==> inputs of job 6909 <==
Design Runner2048, start of the top module:
module Runner2048 (board_clk, VGA_R, VGA_G, VGA_B, hsync, vsync, clk, blank_n, rst, inputnums);
input board_clk, rst; 
input [3:0] inputnums; 
output hsync, vsync, clk, blank_n;
wire ce;  
clock_converter clocks(board_clk, rst, clk, ce);  
wire [9:0] xCount; 
wire [9:0] yCount;
wire ScreenArea;
VGA_Controller VGA(board_clk, rst, ce, xCount, yCount, ScreenArea, hsync, vsync, blank_n);
output reg [7:0]VGA_R, VGA_G, VGA_B;
reg R;
reg G;
reg B;
reg Rn, Gn, Bn;  
wire game_over;
wire win;
wire game_over_text = 1'b0;  
wire win_text = 1'b0;  
reg [11:0] row0[3:0];
reg [11:0] row1[3:0];
reg [11:0] row2[3:0];
reg [11:0] row3[3:0];
assign game_over = ((row0[0] !== row0[1]) && (row0[0] !== row1[0]) && (row0[1] !== row1[1]) && (row0[1] !== row0[2]) &&(row0[2] !== row1[2]) &&
	(row0[2] !== row0[3]) && (row0[3] !== row1[3]) && (row1[0] !== row1[1]) && (row1[0] !== row2[0]) && (row1[1] !== row2[1]) && 
	(row1[1] !== row1[2]) && (row1[2] !== row1[3]) && (row1[2] !== row2[2]) && (row1[3] !== row2[3]) && (row2[0] !== row2[1]) && 
	(row2[0] !== row3[0]) && (row2[1] !== row2[2]) && (row2[1] !== row3[1]) && (row2[2] !== row3[2]) && (row2[2] !== row2[3]) && 
  ...
make LEC_CHECK=0 CAP_MARGIN=20 CORE_MARGIN=2 CORE_UTILIZATION=68 CTS_CLUSTER_DIAMETER=93 MAX_ROUTING_LAYER=met4 SLEW_MARGIN=20 TNS_END_PERCENT=5 finish   # period 15.5 ns
run.sh (not shown) runs the stock make flow with config.mk's settings and CLKGATE_MAP_FILE=.
==> job 7574 (differences from job 6909) <==
Settings changed: CORE_UTILIZATION 68 to 65, CTS_CLUSTER_DIAMETER 93 to default, MAX_ROUTING_LAYER met4 to default, SETUP_SLACK_MARGIN from default to 1.22, TNS_END_PERCENT 5 to default.
==> flow/constraint.sdc (replaced) <==
create_clock -name core_clock -period 4.82 [get_ports {board_clk}]
set_input_delay 0.9640 -clock core_clock [delete_from_list [all_inputs] [get_ports {board_clk}]]
set_output_delay 0.9640 -clock core_clock [all_outputs]
set_load 0.01 [all_outputs]
==> results.ini <==
[route]
vias = 48900
vias_per_cell = 7.67

[setup_path]
required_ns = 5.33
cp_num_buf_inv = 4
crit_slowest_cell = dfrtp_2

[worst_hold_path]
whs_endpoint = state[2]
min_from = NS[2]

[final_layout]
n_all_buffers = 589
finalNonFillerCells = 6377

[status]
status = complete, no violations

[place]
placed_cells = 6100
detailed_place.area_um2 = 48100

# the run above: job 7574

==> results.ini <==
[status]
status = complete, no violations

[place]
placed_cells = 5747
detailed_place.area_um2 = 44400

[setup_path]
crit_slowest_cell = a211oi_2
required_ns = 16.02
cp_num_buf_inv = 1

[final_layout]
finalNonFillerCells = 5855

[route]
vias_per_cell = 7.81

[worst_hold_path]
whs_endpoint = state[1]

# the run above: job 6909


---

==> trial 49 <==
Starting RTL as in the previous note.
## Runner2048
module Runner2048 (board_clk, VGA_R, VGA_G, VGA_B, hsync, vsync, clk, blank_n, rst, inputnums);
Settings: LEC_CHECK=0, CAP_MARGIN=20, CORE_MARGIN=2, CORE_UTILIZATION=61, SETUP_SLACK_MARGIN=2.39, SLEW_MARGIN=20; clock period 8.69 ns.
==> trial 48: changes against trial 49 <==
ABC_AREA = 1   (was not set)
CORE_UTILIZATION = 72   (was 61)
PLACE_DENSITY_LB_ADDON = 0.2   (was not set)
SETUP_SLACK_MARGIN = not set   (was 2.39)
TNS_END_PERCENT = 5   (was not set)
==> flow/constraint.sdc (replaced) <==
create_clock -name core_clock -period 15.5 [get_ports {board_clk}]
set_input_delay 3.1000 -clock core_clock [delete_from_list [all_inputs] [get_ports {board_clk}]]
set_output_delay 3.1000 -clock core_clock [all_outputs]
set_load 0.01 [all_outputs]
==> build 21: changes against trial 49 <==
CORE_UTILIZATION = 40   (was 61)
SETUP_SLACK_MARGIN = not set   (was 2.39)
==> flow/constraint.sdc (replaced) <==
create_clock -name core_clock -period 7.3 [get_ports {board_clk}]
set_input_delay 1.4600 -clock core_clock [delete_from_list [all_inputs] [get_ports {board_clk}]]
set_output_delay 1.4600 -clock core_clock [all_outputs]
set_load 0.01 [all_outputs]
==> build 90: changes against trial 49 <==
CORE_UTILIZATION = 72   (was 61)
PLACE_DENSITY = 0.95   (was not set)
SETUP_SLACK_MARGIN = -0.31   (was 2.39)
SLEW_MARGIN = 40   (was 20)
==> flow/constraint.sdc (replaced) <==
create_clock -name core_clock -period 4.49 [get_ports {board_clk}]
set_input_delay 0.8980 -clock core_clock [delete_from_list [all_inputs] [get_ports {board_clk}]]
set_output_delay 0.8980 -clock core_clock [all_outputs]
set_load 0.01 [all_outputs]
==> results <==
	trial 48	build 90	trial 49	build 21
FF-to-FF setup slack	10110 ps	-	2630 ps	990 ps
Fin Clk Skew	24.2 ps	-	24.3 ps	23.6 ps
Number of remaining DRC errors	0	-	0	0
Arr. time, crit path	7010 ps	-	6600 ps	6880 ps
Number of distinct library cell variants in the gate-level netlist after synthesis	77	103	103	103
CLK BUF	67	-	73	73
Max Fanout on Critical Path	15	-	12	12
Max-slew headroom	0.212	-	0.194	0.171
Max layer used	met5	-	met5	met5
Hold WC Path Type	register to register	-	register to register	register to register
Aoi share	0.163	0.242	0.242	0.242
Pre-CTS worst setup slack	8790 ps	-325 ps	2700 ps	1310 ps
Largest contributor to cell area by class	combinational gates	-	combinational gates	combinational gates
Critical path class	input pin to register	-	register to register	register to register
FF-to-FF Start	row0[2][0]	-	row1[2][0]	vert0[2][0]
Final core utilization	0.763	-	0.655	0.438
Row cnt	92	90	98	121
Via density per instance	6.98	-	7.53	6.84
Final-layout clock-cell area share	0.0371	-	0.0419	0.0438
Run status	no timing/DRC/antenna violations	aborted with a tool error	no timing/DRC/antenna violations	no timing/DRC/antenna violations
Last stage reached	-	global routing	-	-
